Design main, start of the top module:
module main(clk, rst, mem_rdata, mem_addr, mem_wdata, mem_we);
For scale: about 140 flip-flops, ~35 I/O pins, roughly 0.0093 mm^2 of cells after synthesis.
==> flow/config.mk <==
export PLATFORM = sky130hd
export DESIGN_NAME = main
export DESIGN_NICKNAME = main
export VERILOG_FILES = /design/flow/design.v
export SDC_FILE = /design/flow/constraint.sdc
export NUM_CORES = 4
export LEC_CHECK = 0
export ABC_AREA = 1
export CAP_MARGIN = 20
export CORE_MARGIN = 2
export CORE_UTILIZATION = 66
export CTS_CLUSTER_SIZE = 99
export SLEW_MARGIN = 20
==> flow/constraint.sdc <==
create_clock -name core_clock -period 3.93 [get_ports {clk}]
set_input_delay 0.7860 -clock core_clock [delete_from_list [all_inputs] [get_ports {clk}]]
set_output_delay 0.7860 -clock core_clock [all_outputs]
set_load 0.01 [all_outputs]
run.sh (not shown) runs the stock make flow with config.mk's settings and CLKGATE_MAP_FILE=.
The starting point did not get past global routing (5_1_grt).
==> next run, changes <==
Settings changed: ABC_AREA 1 to unset, CORE_UTILIZATION 66 to 40, CTS_CLUSTER_SIZE 99 to unset.
Clock period 3.93 ns to 5.5 ns, I/O delays scaled along.
What happened:
- This time the run completed without violations
- synthesized cell count came out lower by 20%
- area after synthesis grows by 1.3%
- die area climbs by 65%
==> next run, changes <==
Settings changed: ABC_AREA set to 1, CORE_ASPECT_RATIO set to 0.5, CORE_UTILIZATION 40 to 46, CTS_CLUSTER_DIAMETER set to 316, CTS_CLUSTER_SIZE set to 98, PLACE_DENSITY set to 0.38, TNS_END_PERCENT set to 100.
Outcome:
- The changed run completed with no timing, DRC or antenna violations
- worst setup slack gains 0.11 ns
- worst hold slack is worse by 0.034 ns
- final cell count grows by 11%
==> next run, changes <==
Settings changed: ABC_AREA 1 to unset, CORE_ASPECT_RATIO 0.5 to unset, CORE_UTILIZATION 46 to 40, CTS_CLUSTER_DIAMETER 316 to unset, CTS_CLUSTER_SIZE 98 to 54, PLACE_DENSITY 0.38 to unset, SLEW_MARGIN 20 to 5, TNS_END_PERCENT 100 to unset.
- The changed run completed without violations
- cell area rises by about 9%
- power climbs by about 1.9%
- register-to-register slack loses 0.81 ns
- sequential power hardly moves
- routed wire length grows by 5.8%
- die size goes up by about 16%
- count of clock-buffer cells in the layout went down by 5
- worst setup slack is worse by 0.11 ns
==> next run, changes <==
Settings changed: ABC_AREA set to 1, CORE_MARGIN 2 to 8, CTS_CLUSTER_DIAMETER set to 335, CTS_CLUSTER_SIZE 54 to unset, GPL_ROUTABILITY_DRIVEN set to 0, SETUP_SLACK_MARGIN set to 1.48, SLEW_MARGIN 5 to 20.
=> The new run went through all stages and came out clean. Sequential share of layout area rose by 0.42 points. Wire length shrinks by 1.8%. Cell area fell by 0.62%. Sequential power barely changes.
==> next run, changes <==
Settings changed: CORE_MARGIN 8 to 2, CORE_UTILIZATION 40 to 62, CTS_CLUSTER_DIAMETER 335 to unset, GPL_ROUTABILITY_DRIVEN 0 to unset, SETUP_SLACK_MARGIN 1.48 to unset.
Clock period 5.5 ns to 3.92 ns, I/O delays scaled along.
Result: The changed run finished with setup timing left. Hold slack improves by 0.012 ns. Clock power goes up by a quarter to a third. Non-clock buffer count goes up by 138.


== fjord ==
Starting RTL as in the previous note.
Settings: LEC_CHECK=0, CAP_MARGIN=0, CELL_PAD_IN_SITES_GLOBAL_PLACEMENT=0, CORE_MARGIN=2, CORE_UTILIZATION=72, CTS_CLUSTER_DIAMETER=96, MAX_ROUTING_LAYER=met5, SETUP_SLACK_MARGIN=-0.37, SLEW_MARGIN=20, TNS_END_PERCENT=85; clock period 6.1 ns.
Although it ran to completion, fjord produced a layout that fails the final checks because of setup timing.
> inputs changed (fjord -> xenon)
# fjord
export LEC_CHECK = 0
export CAP_MARGIN = 0
export CELL_PAD_IN_SITES_GLOBAL_PLACEMENT = 0
export CORE_MARGIN = 2
export CORE_UTILIZATION = 72
export CTS_CLUSTER_DIAMETER = 96
export MAX_ROUTING_LAYER = met5
export SETUP_SLACK_MARGIN = -0.37
export SLEW_MARGIN = 20
export TNS_END_PERCENT = 85
create_clock -name core_clock -period 6.1 [get_ports {clk}]
# xenon
export LEC_CHECK = 0
export CAP_MARGIN = 0
export CELL_PAD_IN_SITES_GLOBAL_PLACEMENT = 0
export CORE_MARGIN = 7
export CORE_UTILIZATION = 71
export CTS_CLUSTER_DIAMETER = 54
export CTS_CLUSTER_SIZE = 38
export MAX_ROUTING_LAYER = met5
export PLACE_DENSITY = 0.65
export SETUP_SLACK_MARGIN = 0.82
export SLEW_MARGIN = 20
export TNS_END_PERCENT = 85
create_clock -name core_clock -period 4.69 [get_ports {clk}]
Notes after the runs:
xenon and fjord ended up with roughly the same share of synthesized area spent on multiplexers. As far as count of port buffers added during placement goes, xenon and fjord are indistinguishable; the numbers are identical. Against fjord, xenon comes in about 9% higher on horizontal extent of the die. Changes observed in xenon relative to fjord: area of the die higher, total setup buffers inserted after CTS has increased, vertical die dimension went up by about 9%, area of the core rose by 0.81%. Initial core utilization down 0.60 points in xenon wrt fjord. Diff xenon..fjord | count of library flops with an enable pin | unchanged. Count of instances resized after the clock tree is built for xenon: 103 up relative to fjord. xenon: GRT-0116 in global routing -> run aborted.
#### Input delta (harbor over xenon)
# xenon
export LEC_CHECK = 0
export CAP_MARGIN = 0
export CELL_PAD_IN_SITES_GLOBAL_PLACEMENT = 0
export CORE_MARGIN = 7
export CORE_UTILIZATION = 71
export CTS_CLUSTER_DIAMETER = 54
export CTS_CLUSTER_SIZE = 38
export MAX_ROUTING_LAYER = met5
export PLACE_DENSITY = 0.65
export SETUP_SLACK_MARGIN = 0.82
export SLEW_MARGIN = 20
export TNS_END_PERCENT = 85
create_clock -name core_clock -period 4.69 [get_ports {clk}]
# harbor
export LEC_CHECK = 0
export CAP_MARGIN = 0
export CELL_PAD_IN_SITES_GLOBAL_PLACEMENT = 0
export CORE_MARGIN = 2
export CORE_UTILIZATION = 72
export CTS_CLUSTER_DIAMETER = 96
export HOLD_SLACK_MARGIN = -0.09
export MAX_ROUTING_LAYER = met5
export SETUP_SLACK_MARGIN = -0.37
export SLEW_MARGIN = 20
export TNS_END_PERCENT = 85
create_clock -name core_clock -period 5.29 [get_ports {clk}]
[summary]
- harbor ran in full, but the layout does not pass; the checks complain about setup timing.
- Number of unique standard cell types used by synthesis came out exactly the same in xenon and harbor.
- Total cell area at the placement stage: harbor < xenon
- Comparing harbor against xenon, there is no change at all in total I/O pin count.
- Quantity of gates resized following cts: xenon and harbor compared, lower one is harbor
- Cmp xenon and harbor / die outline height / lower: harbor
- Number of buffers inserted by post-CTS setup repair sits lower in harbor than in xenon.
- harbor vs. xenon: number of sinks handled by clock tree synthesis stayed essentially flat, placed instance count -57.
The following lists how juniper was set up differently from harbor:
# harbor
export LEC_CHECK = 0
export CAP_MARGIN = 0
export CELL_PAD_IN_SITES_GLOBAL_PLACEMENT = 0
export CORE_MARGIN = 2
export CORE_UTILIZATION = 72
export CTS_CLUSTER_DIAMETER = 96
export HOLD_SLACK_MARGIN = -0.09
export MAX_ROUTING_LAYER = met5
export SETUP_SLACK_MARGIN = -0.37
export SLEW_MARGIN = 20
export TNS_END_PERCENT = 85
create_clock -name core_clock -period 5.29 [get_ports {clk}]
# juniper
export LEC_CHECK = 0
export CAP_MARGIN = 20
export CORE_MARGIN = 2
export CORE_UTILIZATION = 40
export SLEW_MARGIN = 20
create_clock -name core_clock -period 5.48 [get_ports {clk}]
## What came out
juniper: all stages complete, timing, DRC and antenna checks passed. Sequential share of layout area was lower in juniper than in harbor. Against harbor, cell area in juniper came out worse. Of harbor and juniper, harbor shows the higher setup violation total in the final timing report, with juniper below it. Delta (juniper minus harbor): insertion delay of the later-clocked pin in the worst-skew pair decreased 0.02 ns, combinational power shrank by about 1%, worst hold margin decreased 0.053 ns, power of the sequential group now sits lower, setup slack after layout up 0.51 ns. Looking at clock power share, juniper sits 1.7 points below harbor.
The following lists how onyx was set up differently from juniper:
# juniper
export LEC_CHECK = 0
export CAP_MARGIN = 20
export CORE_MARGIN = 2
export CORE_UTILIZATION = 40
export SLEW_MARGIN = 20
create_clock -name core_clock -period 5.48 [get_ports {clk}]
# onyx
export LEC_CHECK = 0
export CAP_MARGIN = 20
export CORE_MARGIN = 2
export CORE_UTILIZATION = 68
export SETUP_SLACK_MARGIN = -0.31
export SLEW_MARGIN = 20
create_clock -name core_clock -period 4.75 [get_ports {clk}]
Findings:
Completing all stages was not enough for onyx: its layout failed the final checks because of setup timing. juniper completed; timing, DRC and antenna clean. Delta (onyx minus juniper): slew of the pin with the lowest slew margin rose 0.16 ns, switching part of the total power rose 0.96 points. Tap cell count went down by more than a quarter going from juniper to onyx. Looking at global-route wire length before repair across both flows, onyx is the weaker of the two, with juniper ahead. [compare] base=juniper new=onyx: final worst setup slack saw a decrease, post-cts sizing count saw an increase, share of power burned in combinational logic saw an increase, via count of the first global-routing pass saw an increase, routed metal-1 wire length saw a decrease. Comparing juniper and onyx, worst setup slack after placement is higher on juniper.


build 78:
main again, from the RTL that the note above started with.
Settings: LEC_CHECK=0, CAP_MARGIN=0, CELL_PAD_IN_SITES_GLOBAL_PLACEMENT=0, CORE_ASPECT_RATIO=0.5, CORE_MARGIN=7, CORE_UTILIZATION=63, CTS_CLUSTER_DIAMETER=217, CTS_CLUSTER_SIZE=100, MAX_ROUTING_LAYER=met5, SLEW_MARGIN=20, TNS_END_PERCENT=85; clock period 6.74 ns.
Build 78 has completed all stages; timing, DRC and antenna checks passed.
Input changes introduced in build 75 (baseline for comparison: build 78):
# build 78
export LEC_CHECK = 0
export CAP_MARGIN = 0
export CELL_PAD_IN_SITES_GLOBAL_PLACEMENT = 0
export CORE_ASPECT_RATIO = 0.5
export CORE_MARGIN = 7
export CORE_UTILIZATION = 63
export CTS_CLUSTER_DIAMETER = 217
export CTS_CLUSTER_SIZE = 100
export MAX_ROUTING_LAYER = met5
export SLEW_MARGIN = 20
export TNS_END_PERCENT = 85
create_clock -name core_clock -period 6.74 [get_ports {clk}]
# build 75
export LEC_CHECK = 0
export CAP_MARGIN = 0
export CELL_PAD_IN_SITES_GLOBAL_PLACEMENT = 0
export CORE_MARGIN = 2
export CORE_UTILIZATION = 72
export CTS_CLUSTER_DIAMETER = 96
export HOLD_SLACK_MARGIN = -0.09
export MAX_ROUTING_LAYER = met5
export SETUP_SLACK_MARGIN = 0.3
export SLEW_MARGIN = 20
export TNS_END_PERCENT = 85
create_clock -name core_clock -period 5.29 [get_ports {clk}]
==> comparison <==
Summary — register-to-register slack, build 75 relative to build 78: lower, by 1.33 ns.
What build 75 reported for final weighted congestion in routability-driven placement has to be multiplied by 0.922 to get the figure for build 78.
Higher met3 track demand over resource in global routing goes to build 75 over build 78.
Area of the multi-input gates, build 75 vs build 78: up by a few percent
The highest routed metal layer comes out met4 in one run and met5 in the other, namely in build 78 and build 75 respectively.
Every stage of build 75 finished as expected; the final checks, on the other hand, flagged setup timing, which means the layout fails.
[inputs] build 79 vs build 75
# build 75
export LEC_CHECK = 0
export CAP_MARGIN = 0
export CELL_PAD_IN_SITES_GLOBAL_PLACEMENT = 0
export CORE_MARGIN = 2
export CORE_UTILIZATION = 72
export CTS_CLUSTER_DIAMETER = 96
export HOLD_SLACK_MARGIN = -0.09
export MAX_ROUTING_LAYER = met5
export SETUP_SLACK_MARGIN = 0.3
export SLEW_MARGIN = 20
export TNS_END_PERCENT = 85
create_clock -name core_clock -period 5.29 [get_ports {clk}]
# build 79
export LEC_CHECK = 0
export ABC_AREA = 1
export CAP_MARGIN = 20
export CORE_MARGIN = 2
export CORE_UTILIZATION = 72
export SLEW_MARGIN = 20
create_clock -name core_clock -period 8.07 [get_ports {clk}]
==> comparison <==
Going from build 75 to build 79, routed wirelength normalized by instance count shrank by more than a quarter. Critical path depth: build 79 > build 75. Build 79: all stages complete, timing, DRC and antenna checks passed. [build 79] average size of a mapped cell fell about 20% relative to build 75. Against build 75, pin count of the biggest net entering global routing in build 79 rose by more than a quarter. The main kind of combinational logic by area comes out simple AND/OR/NAND/NOR gates in one run and AND-OR/OR-AND gates in the other, namely in build 79 and build 75 respectively.
Modified inputs, build 1 compared to build 79
# build 79
export LEC_CHECK = 0
export ABC_AREA = 1
export CAP_MARGIN = 20
export CORE_MARGIN = 2
export CORE_UTILIZATION = 72
export SLEW_MARGIN = 20
create_clock -name core_clock -period 8.07 [get_ports {clk}]
# build 1
export LEC_CHECK = 0
export ABC_AREA = 1
export CAP_MARGIN = 20
export CORE_MARGIN = 2
export CORE_UTILIZATION = 72
export PLACE_DENSITY = 0.38
export SETUP_SLACK_MARGIN = 0.43
export SLEW_MARGIN = 20
create_clock -name core_clock -period 4.96 [get_ports {clk}]
- Build 79 has a lower standard cell area after detailed placement than build 1.
- In terms of HPWL reported at the end of detailed placement, build 1 and build 79 differ only marginally.
- Against build 79 as the reference, build 1 delivers a higher buffer count from post-CTS setup fixing.
- In the summary table, build 1 is marked failed, with error GRT-0232 raised in global routing.
- [build 1] number of placed instances, taps included rose 42 relative to build 79
- Build 1 -> build 79: total of buffers placed on input and output ports delta 0, exact match
- The share of synthesized cell area in and, or, nand and nor gates on build 1 is in line with that on build 79.
- Quantity of gates resized following cts for build 1 is higher than for build 79.
What build 13 does differently from build 1 at the input level:
# build 1
export LEC_CHECK = 0
export ABC_AREA = 1
export CAP_MARGIN = 20
export CORE_MARGIN = 2
export CORE_UTILIZATION = 72
export PLACE_DENSITY = 0.38
export SETUP_SLACK_MARGIN = 0.43
export SLEW_MARGIN = 20
create_clock -name core_clock -period 4.96 [get_ports {clk}]
# build 13
export LEC_CHECK = 0
export ABC_AREA = 1
export CAP_MARGIN = 20
export CORE_MARGIN = 2
export CORE_UTILIZATION = 40
export SETUP_SLACK_MARGIN = 1.48
export SLEW_MARGIN = 20
create_clock -name core_clock -period 5.5 [get_ports {clk}]
==> results <==
Build 13 reached the final stage; the timing, DRC and antenna checks on its layout passed.
Build 13 vs. build 1: average size of a mapped cell held, synthesized cell count neither gained nor lost much.
Per the comparison of build 13 with build 1, half-perimeter wire length after detailed placement moved up, number of cells in the design after placement shows an increase of 5.7%, die size up 11000 sq um.
> inputs changed (build 13 -> build 6)
# build 13
export LEC_CHECK = 0
export ABC_AREA = 1
export CAP_MARGIN = 20
export CORE_MARGIN = 2
export CORE_UTILIZATION = 40
export SETUP_SLACK_MARGIN = 1.48
export SLEW_MARGIN = 20
create_clock -name core_clock -period 5.5 [get_ports {clk}]
# build 6
export LEC_CHECK = 0
export ABC_AREA = 1
export CAP_MARGIN = 20
export CORE_MARGIN = 2
export CORE_UTILIZATION = 46
export CTS_CLUSTER_DIAMETER = 316
export CTS_CLUSTER_SIZE = 98
export PLACE_DENSITY = 0.38
export SLEW_MARGIN = 20
export TNS_END_PERCENT = 10
create_clock -name core_clock -period 5.5 [get_ports {clk}]
[build 6 vs build 13] weighted congestion reported at the end of routability-driven placement: higher in build 6. Global-route wire length before repair in build 6 is about 3.7% below build 13. For the clock network fraction of total power, build 6 came in 1.5 points higher than build 13 did. The post-cts gate resize count number comes out lower for build 6 vs build 13. Taking build 13 as the reference, in build 6 post-layout net count now smaller; initial cell density of the core went up by 6.3 points; ratio of final minimum period to clock period increased by 9.1 points relative to the old numbers; worst-skew pair later-pin latency neither gained nor lost much; final-layout fill cell count fell by 6.3%. From build 13 to build 6 the numbers moved as follows: worst hold margin rose 0.0089 ns; arrival time reported for the critical path endpoint rose 0.50 ns.
No activity file was given, so power comes from the tool's default toggle rates.
